==> branch violet: inputs <==
// CONV
module CONV(
	input			clk,               
	input			reset,             
	output reg		busy,	            
	input			ready,	            
	output reg[11:0]	iaddr,            
	input signed[19:0]	idata,            
	output reg 	     cwr,              
	output reg[11:0] 	caddr_wr,         
	output reg[19:0] 	cdata_wr,         
	output reg	 crd,               
	output reg[11:0]	caddr_rd,         
	input	[19:0]		cdata_rd,         
	output reg[2:0] 	csel              
);
Settings: LEC_CHECK=0, CAP_MARGIN=20, CORE_ASPECT_RATIO=0.9, CORE_MARGIN=2, CORE_UTILIZATION=72, GPL_ROUTABILITY_DRIVEN=1, MAX_ROUTING_LAYER=met4, PLACE_DENSITY=0.36, SETUP_SLACK_MARGIN=1.32, SLEW_MARGIN=20, TNS_END_PERCENT=5; clock period 7.76 ns.
run.sh (not shown) runs the stock make flow with config.mk's settings and CLKGATE_MAP_FILE=.
==> branch raven: changes against branch violet <==
CORE_ASPECT_RATIO = unset   (was 0.9)
CORE_UTILIZATION = 40   (was 72)
GPL_ROUTABILITY_DRIVEN = unset   (was 1)
MAX_ROUTING_LAYER = unset   (was met4)
PLACE_DENSITY = unset   (was 0.36)
SETUP_SLACK_MARGIN = unset   (was 1.32)
TNS_END_PERCENT = unset   (was 5)
==> flow/constraint.sdc (replaced) <==
create_clock -name core_clock -period 7.83 [get_ports {clk}]
set_input_delay 1.5660 -clock core_clock [delete_from_list [all_inputs] [get_ports {clk}]]
set_output_delay 1.5660 -clock core_clock [all_outputs]
set_load 0.01 [all_outputs]
==> branch yarrow: changes against branch violet <==
CORE_ASPECT_RATIO = unset   (was 0.9)
CTS_CLUSTER_DIAMETER = 120   (was unset)
CTS_CLUSTER_SIZE = 98   (was unset)
GPL_ROUTABILITY_DRIVEN = unset   (was 1)
MAX_ROUTING_LAYER = unset   (was met4)
PLACE_DENSITY = unset   (was 0.36)
SETUP_SLACK_MARGIN = 1.49   (was 1.32)
==> flow/constraint.sdc (replaced) <==
create_clock -name core_clock -period 6.44 [get_ports {clk}]
set_input_delay 1.2880 -clock core_clock [delete_from_list [all_inputs] [get_ports {clk}]]
set_output_delay 1.2880 -clock core_clock [all_outputs]
set_load 0.01 [all_outputs]
==> comparison table <==
| item | branch yarrow | branch violet | branch raven |
|---|---|---|---|
| Combinational share of cell area | 62.1% | 64.0% | 62.7% |
| Fill cells | 1,721 | 1,964 | 6,177 |
| Total length of routed met2 wires | 39,500 um | 35,300 um | 36,000 um |
| Hold slack | 0.499 ns | 0.493 ns | 0.489 ns |
| Routed length per placed instance | 22.2 um | 20.8 um | 18.1 um |
| Global-route met3 utilization | 8.40% | 7.55% | 2.42% |
| Reg-to-reg critical path endpoint | conv_sum[31]$_DFFE_PP0P_ | conv_sum[32]$_DFFE_PP0P_ | conv_sum[36]$_DFFE_PP0P_ |
| Routed via count divided by cell count | 6.23 | 6.08 | 5.19 |
| Power density over cell area | 227 nW/um^2 | 176 nW/um^2 | 173 nW/um^2 |
| Status | finished with violations | finished with violations | complete, no violations |
| Layout check failures | setup timing | setup timing | - |
| Detailed Routing Iterations Pass 1 | 8 | 7 | 5 |
| HPWL after DPL | 56,000 um | 53,500 um | 54,700 um |
| Number of buffers added for setup after CTS | 17 | 44 | 1 |
| Post-route total power | 6.94 mW | 5.22 mW | 5.18 mW |
| Least-Margin Pin Slew | 1.09 ns | 1.09 ns | 1.12 ns |
| Total cell area at the placement stage | 29,200 sq um | 27,800 sq um | 28,500 sq um |
| Final layout net count | 3,768 | 3,632 | 3,631 |
| Sum of routed wire segments on met1 | 27,100 um | 26,900 um | 29,400 um |
| Clock network share of area | 1.99% | 2.04% | 2.15% |
| Proportion of power drawn by combinational gates | 61.3% | 57.4% | 56.1% |
| Total via count after detailed routing | 22,400 | 21,000 | 20,000 |
| Area of the chip | 37,500 sq um | 37,500 sq um | 66,800 sq um |
| Routing usage on met2 | 72.0% | 66.0% | 37.6% |
| Area Overhead vs Synth | 18.0% | 14.2% | 15.4% |
| Post-Place Worst Slack | -1.35 ns | -0.180 ns | -0.157 ns |
| Internal power | 3.82 mW | 2.85 mW | 2.85 mW |


==> run P: inputs <==
CONV again, from the RTL that the note above started with.
clock: 8.63 ns
lec_check: 0
cap_margin: 40
core_aspect_ratio: 0.9
core_margin: 8
core_utilization: 22
cts_cluster_diameter: 241
cts_cluster_size: 67
gpl_routability_driven: 0
gpl_timing_driven: 1
max_routing_layer: met5
min_routing_layer: met2
place_density: 0.51
slew_margin: 30
tns_end_percent: 5
==> run E (differences from run P) <==
- CAP_MARGIN: 40 -> 20
- CTS_CLUSTER_SIZE: 67 -> not set
- MAX_ROUTING_LAYER: met5 -> met4
- MIN_ROUTING_LAYER: met2 -> not set
- SETUP_SLACK_MARGIN: not set -> 0.3
==> run M (differences from run P) <==
- CAP_MARGIN: 40 -> 5
- CORE_ASPECT_RATIO: 0.9 -> not set
- CORE_MARGIN: 8 -> 2
- CORE_UTILIZATION: 22 -> 40
- CTS_CLUSTER_DIAMETER: 241 -> 354
- CTS_CLUSTER_SIZE: 67 -> not set
- GPL_ROUTABILITY_DRIVEN: 0 -> not set
- GPL_TIMING_DRIVEN: 1 -> 0
- MIN_ROUTING_LAYER: met2 -> not set
- PLACE_DENSITY: 0.51 -> not set
- SLEW_MARGIN: 30 -> 20
- TNS_END_PERCENT: 5 -> not set
==> flow/constraint.sdc (replaced) <==
create_clock -name core_clock -period 8.0 [get_ports {clk}]
set_input_delay 1.6000 -clock core_clock [delete_from_list [all_inputs] [get_ports {clk}]]
set_output_delay 1.6000 -clock core_clock [all_outputs]
set_load 0.01 [all_outputs]
==> comparison table <==
metric	run P	run M	run E
Transition at the pin with the smallest max-transition slack	891 ps	967 ps	929 ps
Final critical-path share of the clock period	95.4%	98.2%	92.2%
Critical Path Stages	29	31	29
Final non-filler cell area	29600 um^2	30000 um^2	29600 um^2
Average wire length per cell after detail routing	16.7 um	19.2 um	16.0 um
Top metal layer carrying routed signals	met5	met5	met4
Instance count after placement with tap cells included	4435	3817	4434
Buffers, non-clock	163	312	162
Instance count along the most critical hold path	2	0	2
Most numerous cell on the critical path	fa_1	inv_1	fa_1
Max stage delay on crit path	530 ps	550 ps	520 ps
Fraction of standard cell area in multi-input logic	62.2%	62.6%	62.2%
Layout area overhead	14.2%	16.0%	14.2%
Peak VDD IR	0.155 mV	0.177 mV	0.164 mV
Maximum fanout encountered on the critical timing path	20	6	20
Post-layout minimum cycle time	8230 ps	7860 ps	7960 ps
Number of nets in the layout	3543	3694	3542
Leak Pwr	0.0143 uW	0.0147 uW	0.0143 uW
Comb pwr share	53.1%	56.5%	52.6%
Result of the run	failed layout checks	finished clean	finished clean
Reasons for failing layout checks	design-rule violations	-	-
Relative contribution of the clock network to total power	19.4%	18.9%	19.9%
Combinational-cell power consumption	2360 uW	2830 uW	2320 uW
Core area	117000 um^2	64200 um^2	117000 um^2
Fraction of area in registers	15.4%	15.2%	15.4%
Sequential cell area	4560 um^2	4560 um^2	4560 um^2
WHS Endpoint	current_state[7]	current_state[6]	current_state[7]


==> run a <==
==> flow/design.v <==
module CONV(
	input			clk,               
	input			reset,             
	output reg		busy,	            
	input			ready,	            
	output reg[11:0]	iaddr,            
	input signed[19:0]	idata,            
	output reg 	     cwr,              
	output reg[11:0] 	caddr_wr,         
	output reg[19:0] 	cdata_wr,         
	output reg	 crd,               
	output reg[11:0]	caddr_rd,         
	input	[19:0]		cdata_rd,         
	output reg[2:0] 	csel              
);
parameter signed bias = 40'h0013100000;    
parameter signed K0_0 = 20'h0A89E;         
parameter signed K0_1 = 20'h092D5;         
parameter signed K0_2 = 20'h06D43;         
parameter signed K0_3 = 20'h01004;         
parameter signed K0_4 = 20'hF8F71;         
parameter signed K0_5 = 20'hF6E54;         
parameter signed K0_6 = 20'hFA6D7;         
parameter signed K0_7 = 20'hFC834;         
parameter signed K0_8 = 20'hFAC19;         
parameter IDLE       = 3'd0;    
parameter READ_CONV  = 3'd1;    
parameter WRITE_L0   = 3'd2;    
parameter DELAY1     = 3'd3;    
parameter READ_L0    = 3'd4;    
parameter WRITE_L1   = 3'd5;    
parameter DELAY2     = 3'd6;    
parameter FINISH     = 3'd7;    
reg [5:0] x, y, L1_x, L1_y;             
reg [3:0] counter_kdata, counter_kaddr;   
reg [2:0] counter_layer1;	            
reg [2:0] current_state, next_state;    
reg signed [19:0] Kernel;               
reg signed [39:0] conv_sum;             
reg signed [19:0] idata_tmp;            
wire signed [39:0] data_conv;
wire signed [19:0] conv_result;
assign data_conv = Kernel * idata_tmp;              
assign conv_result[19:0] = conv_sum[35:16] + conv_sum[15];   
always@(*) begin
	case(counter_kdata)
		4'd1: Kernel = K0_0;
		4'd2: Kernel = K0_1;
		4'd3: Kernel = K0_2;
		4'd4: Kernel = K0_3;
		4'd5: Kernel = K0_4;
		4'd6: Kernel = K0_5;
		4'd7: Kernel = K0_6;
		4'd8: Kernel = K0_7;
		4'd9: Kernel = K0_8;
		default: Kernel = 0;
	endcase
end
always@(posedge clk or posedge reset) begin
	if(reset) 
		current_state <= IDLE;
	else 
		current_state <= next_state;
end
always @(*) begin
	case (current_state)
		IDLE:       next_state = (ready) ? READ_CONV : IDLE;
		READ_CONV:  next_state = (counter_kdata == 4'd10) ? WRITE_L0 : READ_CONV;  
		WRITE_L0:   next_state = DELAY1;
		DELAY1:     next_state = (x == 6'd0 && y == 6'd0) ? READ_L0 : READ_CONV;
		READ_L0:    next_state = (counter_layer1 == 3'd4) ? WRITE_L1 : READ_L0;
		WRITE_L1:   next_state = DELAY2;
		DELAY2:     next_state = (L1_x == 6'd0 && L1_y == 6'd0) ? FINISH : READ_L0;
		FINISH:     next_state = FINISH;
		default:    next_state = IDLE;
	endcase
end
always@(posedge clk or posedge reset) begin
	if(reset) begin 
		iaddr <= 12'd0;
	end else if(current_state == READ_CONV) begin 
		case(counter_kaddr)
			4'd0: iaddr <= (y-1)*64 + x-1;
			4'd1: iaddr <= (y-1)*64 + x;
			4'd2: iaddr <= (y-1)*64 + x+1;
			4'd3: iaddr <= y*64 + x-1;
			4'd4: iaddr <= y*64 + x;		 
			4'd5: iaddr <= y*64 + x+1;		
			4'd6: iaddr <= (y+1)*64 + x-1;
			4'd7: iaddr <= (y+1)*64 + x;
			4'd8: iaddr <= (y+1)*64 + x+1;
			default: iaddr <= iaddr;
		endcase
	end
end
always@(posedge clk or posedge reset) begin
	if(reset) 
		counter_kaddr <= 4'd0;
	else if(current_state == READ_CONV) 
		counter_kaddr <= counter_kaddr + 4'd1;
	else 
		counter_kaddr <= counter_kaddr;
end
always@(posedge clk or posedge reset) begin
	if(reset) 
		idata_tmp <= 0;
	else if(current_state == READ_CONV) begin
		case(counter_kdata)
			4'd0: idata_tmp <= (x == 0 || y == 0) ? 20'd0 : idata;
			4'd1: idata_tmp <= (y == 0) ? 20'd0 : idata;
			4'd2: idata_tmp <= (x == 63 || y == 0) ? 20'd0 : idata;
			4'd3: idata_tmp <= (x == 0) ? 20'd0 : idata;
			4'd4: idata_tmp <= idata;
			4'd5: idata_tmp <= (x == 63) ? 20'd0 : idata;
			4'd6: idata_tmp <= (x == 0 || y == 63) ? 20'd0 : idata;
			4'd7: idata_tmp <= (y == 63) ? 20'd0 : idata;
			4'd8: idata_tmp <= (x == 63 || y == 63) ? 20'd0 : idata;
			default: idata_tmp <= idata_tmp;
		endcase
	end 
end
always@(posedge clk or posedge reset) begin
	if(reset) 
		conv_sum <= 40'd0;
	else if(current_state == READ_CONV) begin
		if(counter_kdata == 0) 
			conv_sum <= 40'd0;
		else if(counter_kdata == 10)     
			conv_sum <= conv_sum + bias;
		else  
			conv_sum <= conv_sum + data_conv;  
	end
end
always@(posedge clk or posedge reset) begin
	if(reset) 
		busy <= 0;
	else if(ready) 
		busy <= 1; 
	else if(current_state == FINISH) 
		busy <= 0;
end
always@(posedge clk or posedge reset) begin
	if(reset) 
		cwr <= 1'd0;
	else if(current_state == WRITE_L0 || current_state == WRITE_L1)
		cwr <= 1'd1;
	else 
		cwr <= 1'd0;
end
always@(posedge clk or posedge reset) begin
	if(reset) 
		crd <= 1'd0;
	else if(current_state == READ_L0) 
		crd <= 1'd1;
	else 
		crd <= 1'd0;
end
always@(posedge clk or posedge reset) begin
	if(reset) 
		csel <= 3'b000;
	else if(current_state == WRITE_L0) 
		csel <= 3'b001;
	else if(current_state == WRITE_L1) 
		csel <= 3'b011;
	else if(current_state == READ_L0) 
		csel <= 3'b001;
	else 
		csel <= csel;
end
always@(posedge clk or posedge reset) begin
	if(reset) 
		caddr_rd <= 12'd0;
	else if(current_state == READ_L0) begin
		case(counter_layer1)
			3'd0: caddr_rd <= L1_y*64 + L1_x;
			3'd1: caddr_rd <= L1_y*64 + L1_x+1;
			3'd2: caddr_rd <= (L1_y+1)*64 + L1_x;
			3'd3: caddr_rd <= (L1_y+1)*64 + L1_x+1;
		endcase 
	end
end
always@(posedge clk or posedge reset) begin
	if(reset) 
		caddr_wr <= 0;
	else if(current_state == WRITE_L0)  
		caddr_wr <= y * 64 + x; 
	else if(current_state == WRITE_L1)  
		caddr_wr <= (L1_y/2) * 32 + (L1_x/2);  
end
reg signed [19:0] current_max;
always@(posedge clk or posedge reset) begin
	if(reset) begin
		cdata_wr <= 20'd0;
		current_max <= 20'd0; 
	end else begin
		case(current_state)
			WRITE_L0:  
				cdata_wr <= (conv_sum[39]) ? 20'd0 : conv_result;
			READ_L0: begin				
				if(counter_layer1 == 3'd1) begin	 
					current_max <= cdata_rd; 		 
				end else begin
					current_max <= (cdata_rd > current_max) ? cdata_rd : current_max;
				end
			end
			WRITE_L1: begin
				cdata_wr <= current_max;
				current_max <= 20'h00000;  
			end
			default: begin
			end
		endcase
	end
end
always@(posedge clk or posedge reset) begin
	if(reset) begin
		x <= 6'd0; 
		y <= 6'd0;
	end else if(current_state == WRITE_L0) begin
		if(x == 6'd63) begin  
			x <= 6'd0;
			y <= y + 6'd1;
		end else begin
			x <= x + 6'd1;
		end
	end
end
always@(posedge clk or posedge reset) begin
	if(reset) begin
		L1_x <= 6'd0; 
		L1_y <= 6'd0;
	end else if(current_state == WRITE_L1) begin
		if(L1_x == 6'd62) begin
			L1_x <= 0;
			L1_y <= L1_y + 2;
		end else begin
			L1_x <= L1_x + 2;
		end
	end
end
always@(posedge clk or posedge reset) begin
	if(reset) 
		counter_kdata <= 4'd0;
	else 
		counter_kdata <= counter_kaddr;
end
always@(posedge clk or posedge reset) begin
	if(reset) 
		counter_layer1 <= 0;
	else if(current_state == READ_L0) 
		counter_layer1 <= counter_layer1 + 3'd1;
	else 
		counter_layer1 <= 0;
end
endmodule
==> flow/run.sh <==
#!/bin/bash
# the make line also repeats each setting of config.mk as NAME=value (left out here)
make -C /OpenROAD-flow-scripts/flow DESIGN_CONFIG=/design/flow/config.mk WORK_HOME=/design/flow/orfs CLKGATE_MAP_FILE= finish
==> flow/config.mk <==
export PLATFORM = sky130hd
export DESIGN_NAME = CONV
export DESIGN_NICKNAME = CONV
export VERILOG_FILES = /design/flow/design.v
export SDC_FILE = /design/flow/constraint.sdc
export NUM_CORES = 4
export LEC_CHECK = 0
export ABC_AREA = 1
export CAP_MARGIN = 20
export CORE_MARGIN = 2
export CORE_UTILIZATION = 72
export CTS_CLUSTER_DIAMETER = 257
export CTS_CLUSTER_SIZE = 100
export PLACE_DENSITY = 0.42
export SETUP_SLACK_MARGIN = 0.47
export SLEW_MARGIN = 20
export TNS_END_PERCENT = 30
==> flow/constraint.sdc <==
create_clock -name core_clock -period 4.55 [get_ports {clk}]
set_input_delay 0.9100 -clock core_clock [delete_from_list [all_inputs] [get_ports {clk}]]
set_output_delay 0.9100 -clock core_clock [all_outputs]
set_load 0.01 [all_outputs]
==> run b: changes against run a <==
- ABC_AREA: 1 -> not set
- CTS_CLUSTER_DIAMETER: 257 -> not set
- PLACE_DENSITY: 0.42 -> not set
- SETUP_SLACK_MARGIN: 0.47 -> not set
- TNS_END_PERCENT: 30 -> 5
==> flow/constraint.sdc (replaced) <==
create_clock -name core_clock -period 5.0 [get_ports {clk}]
set_input_delay 1.0000 -clock core_clock [delete_from_list [all_inputs] [get_ports {clk}]]
set_output_delay 1.0000 -clock core_clock [all_outputs]
set_load 0.01 [all_outputs]
==> notes <==
Run b finished with negative setup slack left. Run a ended with an error in global routing with GRT-0232. Synthesized cell count: run a is higher than run b (22%). Against run a, the die area of run b is smaller by 4.0%. Against run a, the synthesized area of run b is lower by 4.1%.
Power is estimated from default activity; no workload was simulated.
